== wip/juniper ==
Design convolver, start of the top module:
module convolver #(
    parameter N = 16,   
    parameter Q = 12,   
    parameter n = 416,  
    parameter k = 3,    
    parameter s = 1,    
    parameter NUM_MAC = 8  
)(
    input wire clk,
    input wire rst,
    input wire en,
    input wire [N-1:0] activation_in,
    input wire [(k*k*N)-1:0] weight, 
    input wire [N-1:0] batch_gamma,  
    input wire [N-1:0] batch_beta,   
    output wire [N-1:0] conv_out
);
Size in the first run: roughly 35,000 cells after synthesis, roughly 6,700 flip-flops, ~210 I/O pins, roughly 0.27 mm2 of cells after synthesis.
make LEC_CHECK=0 ABC_AREA=1 CAP_MARGIN=20 CORE_ASPECT_RATIO=0.5 CORE_MARGIN=2 CORE_UTILIZATION=72 CTS_CLUSTER_DIAMETER=93 CTS_CLUSTER_SIZE=13 PLACE_DENSITY_LB_ADDON=0.2 SETUP_SLACK_MARGIN=2.05 SLEW_MARGIN=20 finish   # period 14.5 ns
run.sh (not shown) runs the stock make flow with config.mk's settings and CLKGATE_MAP_FILE=.
wip/juniper finished all stages; however, its layout fails the closing checks, the failures being setup timing.
The following lists how wip/zinc was set up differently from wip/juniper:
Settings: removing CTS_CLUSTER_DIAMETER (formerly 93); removing PLACE_DENSITY_LB_ADDON (formerly 0.2); setting PLACE_DENSITY to 0.74 for the first time; removing CORE_ASPECT_RATIO (formerly 0.5); changing CTS_CLUSTER_SIZE from 13 to 14; changing SETUP_SLACK_MARGIN from 2.05 to 1.84; changing the clock period (ns, I/O delays scaled along) from 14.5 to 15.2.
## What came out
- The layout from wip/zinc, despite a flow that completed every stage, fails the layout checks, with the failing checks listed as setup timing.
- Comparing the two runs side by side, wip/zinc comes out ahead of wip/juniper on clock skew.
- Diff wip/juniper -> wip/zinc: footprint of the multi-input gates saw little to no change, final non-filler cell total saw an increase, synthesis-to-finish area growth saw an increase, per-cell routed wire length saw an increase.
### wip/zinc -> wip/cedar
Settings: a deleted SETUP_SLACK_MARGIN that had been 1.84; a deleted ABC_AREA that had been 1; a deleted PLACE_DENSITY that had been 0.74; a change of CORE_UTILIZATION from 72 to 69; a change of CTS_CLUSTER_SIZE from 14 to 35; a change of the clock period (ns, I/O delays scaled along) from 15.2 to 11.1.
[summary]
The flow for wip/zinc finished, though final verification flagged setup timing.
Finished, but not clean: wip/cedar, with setup timing.
Diff wip/zinc -> wip/cedar | least setup slack across all paths after layout | decrease of 2930 ps
As of wip/cedar, post-synthesis chip area from yosys had risen slightly compared to wip/zinc.
wip/zinc → wip/cedar: wire length on met2 went down; sequential portion of the cell area went down; utilization went down.

* * *

Starting RTL as in the previous note.
clock: 18.2 ns
lec_check: 0
abc_area: 1
cap_margin: 20
cell_pad_in_sites_detail_placement: 1
core_aspect_ratio: 1.29
core_margin: 8
core_utilization: 45
cts_cluster_diameter: 32
gpl_routability_driven: 0
gpl_timing_driven: 0
max_routing_layer: met5
place_density_lb_addon: 0.21
slew_margin: 35
tns_end_percent: 35
The starting point completed, yet does not pass: setup timing.
Change:
==> flow/config.mk (replaced) <==
export PLATFORM = sky130hd
export DESIGN_NAME = convolver
export DESIGN_NICKNAME = convolver
export VERILOG_FILES = /design/flow/design.v
export SDC_FILE = /design/flow/constraint.sdc
export NUM_CORES = 4
export LEC_CHECK = 0
export CAP_MARGIN = 20
export CORE_MARGIN = 2
export CORE_UTILIZATION = 45
export PLACE_DENSITY = 0.6
export SLEW_MARGIN = 20
==> flow/constraint.sdc (replaced) <==
create_clock -name core_clock -period 26.0 [get_ports {clk}]
set_input_delay 5.2000 -clock core_clock [delete_from_list [all_inputs] [get_ports {clk}]]
set_output_delay 5.2000 -clock core_clock [all_outputs]
set_load 0.01 [all_outputs]
Effect: With this change the flow passed the timing, design-rule and antenna checks; core utilization came out lower by 3.3 points; non-clock buffer count went down by 2257; routed wire length is lower by 44%; die area came out lower by 1.8%; worst setup slack improves by 2800 ps; count of clock-buffer cells in the layout decreases by 268; global-route usage goes down by 10 points; area after synthesis goes up by 1.4%; flip-flop count is unchanged; design area decreases by 5.1%.

* * *

Setup of v42:
The RTL this note starts from:
==> flow/design.v <==
module convolver #(
    parameter N = 16,   
    parameter Q = 12,   
    parameter n = 416,  
    parameter k = 3,    
    parameter s = 1,    
    parameter NUM_MAC = 8  
)(
    input wire clk,
    input wire rst,
    input wire en,
    input wire [N-1:0] activation_in,
    input wire [(k*k*N)-1:0] weight, 
    input wire [N-1:0] batch_gamma,  
    input wire [N-1:0] batch_beta,   
    output wire [N-1:0] conv_out
);
    reg [N-1:0] line_buffer [(k-1)*n-1:0];
    wire [N-1:0] window_buffer [0:k*k-1];
    integer i;
    always @(posedge clk) begin
        if (rst) begin
            for (i = 0; i < (k-1)*n; i = i + 1) begin
                line_buffer[i] <= 0;
            end
        end else if (en) begin
            for (i = (k-1)*n-1; i > 0; i = i - 1) begin
                line_buffer[i] <= line_buffer[i-1];
            end
            line_buffer[0] <= activation_in;  
        end
    end
    genvar x, y;
    generate
        for (y = 0; y < k; y = y + 1) begin : window_row
            for (x = 0; x < k; x = x + 1) begin : window_col
                if (y == k-1) begin
                    assign window_buffer[y*k + x] = line_buffer[x];  
                end else begin
                    assign window_buffer[y*k + x] = line_buffer[y*n + x];
                end
            end
        end
    endgenerate
    reg [N-1:0] conv_temp;
    always @(*) begin
        conv_temp = 0;
        for (i = 0; i < k*k; i = i + 1) begin
            conv_temp = conv_temp + (($signed(window_buffer[i]) * $signed(weight[i*N +: N])) >>> Q);
        end
    end
    wire [N-1:0] bn_out;
    assign bn_out = (conv_temp * batch_gamma) + batch_beta;
    assign conv_out = (bn_out[N-1]) ? (bn_out >>> 3) : bn_out;  
endmodule
Settings: LEC_CHECK=0, CAP_MARGIN=20, CORE_MARGIN=2, CORE_UTILIZATION=72, CTS_CLUSTER_SIZE=10, PLACE_DENSITY=0.6, SETUP_SLACK_MARGIN=2.8, SLEW_MARGIN=20; clock period 11.5 ns.
v42 finished all stages; layout check result: FAIL, due to negative setup slack.
## Diff of input files: v12 against v42
==> flow/config.mk <==
export PLATFORM = sky130hd
export DESIGN_NAME = convolver
export DESIGN_NICKNAME = convolver
export VERILOG_FILES = /design/flow/design.v
export SDC_FILE = /design/flow/constraint.sdc
export NUM_CORES = 4
export LEC_CHECK = 0
export CAP_MARGIN = 15
export CORE_MARGIN = 2
export CORE_UTILIZATION = 70
export CTS_CLUSTER_SIZE = 51
export GPL_ROUTABILITY_DRIVEN = 1
export MIN_ROUTING_LAYER = met1
export PLACE_DENSITY = 0.67
export SETUP_SLACK_MARGIN = 4.53
export SLEW_MARGIN = 20
export TNS_END_PERCENT = 55
==> flow/constraint.sdc <==
create_clock -name core_clock -period 18.0 [get_ports {clk}]
set_input_delay 3.6000 -clock core_clock [delete_from_list [all_inputs] [get_ports {clk}]]
set_output_delay 3.6000 -clock core_clock [all_outputs]
set_load 0.01 [all_outputs]
==> comparison <==
Taking v42 as the reference, in v12 critical path arrival has increased; final net count now sits lower; multi-input logic portion of the cell area rose 0.15 points. No crash in v12: every stage finished, but the layout fails its final checks due to negative setup slack. Routed wire length was higher in v42 than in v12.
Edits applied to the flow inputs when going from v12 to v29:
==> flow/config.mk <==
export PLATFORM = sky130hd
export DESIGN_NAME = convolver
export DESIGN_NICKNAME = convolver
export VERILOG_FILES = /design/flow/design.v
export SDC_FILE = /design/flow/constraint.sdc
export NUM_CORES = 4
export LEC_CHECK = 0
export CAP_MARGIN = 20
export CORE_MARGIN = 2
export CORE_UTILIZATION = 45
export PLACE_DENSITY = 0.6
export SETUP_SLACK_MARGIN = 5.0
export SLEW_MARGIN = 20
==> flow/constraint.sdc <==
create_clock -name core_clock -period 26.0 [get_ports {clk}]
set_input_delay 5.2000 -clock core_clock [delete_from_list [all_inputs] [get_ports {clk}]]
set_output_delay 5.2000 -clock core_clock [all_outputs]
set_load 0.01 [all_outputs]
## What came out
- v29: flow completed, timing, DRC and antenna clean
- Going from v12 to v29, final core area utilization went down, first-pass GRT wire length went up, count of final setup violators went down.
- Number of max-cap violations essentially unchanged between v29 and v12.
- Comparing v29 and v12, the higher growth of design area from synthesis to finish was measured on v29.
- Relative to v12, the worst setup slack after layout of v29 is higher by 4880 ps.
- Area of the die in v29 vs v12: up 55%
- The number of global-route vias before repair reported for v29 is smaller than that of v12 by 1.2%.
- v12 has higher number of buffers outside the clock class in the layout than v29.
Relative to v29, the following input files were edited for v49:
-- flow/config.mk --
<<< v29, line 8
export CAP_MARGIN = 20
export CORE_MARGIN = 2
export CORE_UTILIZATION = 45
export PLACE_DENSITY = 0.6
export SETUP_SLACK_MARGIN = 5.0
export SLEW_MARGIN = 20
>>> v49, line 8
export CAP_MARGIN = 20
export CELL_PAD_IN_SITES_DETAIL_PLACEMENT = 1
export CORE_MARGIN = 2
export CORE_UTILIZATION = 20
export GPL_TIMING_DRIVEN = 0
export MAX_ROUTING_LAYER = met5
export MIN_ROUTING_LAYER = met1
export SETUP_SLACK_MARGIN = 3.73
export SLEW_MARGIN = 20
==> flow/constraint.sdc <==
create_clock -name core_clock -period 32.9 [get_ports {clk}]
set_input_delay 6.5800 -clock core_clock [delete_from_list [all_inputs] [get_ports {clk}]]
set_output_delay 6.5800 -clock core_clock [all_outputs]
set_load 0.01 [all_outputs]
==> results <==
- Total of fill cells in the finished design: v49 higher than v29
- Of the two candidates, v29 has the better placeable core region and v49 the worse one.
- When v49 is set beside v29, its number of antenna diodes turns out to be 21 larger.
- Re utilization after layout: v49 is 27 points down on v29.
- [v49 vs v29] total track usage: lower in v49
- Across v49 and v29, none had a timing, DRC or antenna violation.
- On hold slack, the higher figure sits with v29, not v49.
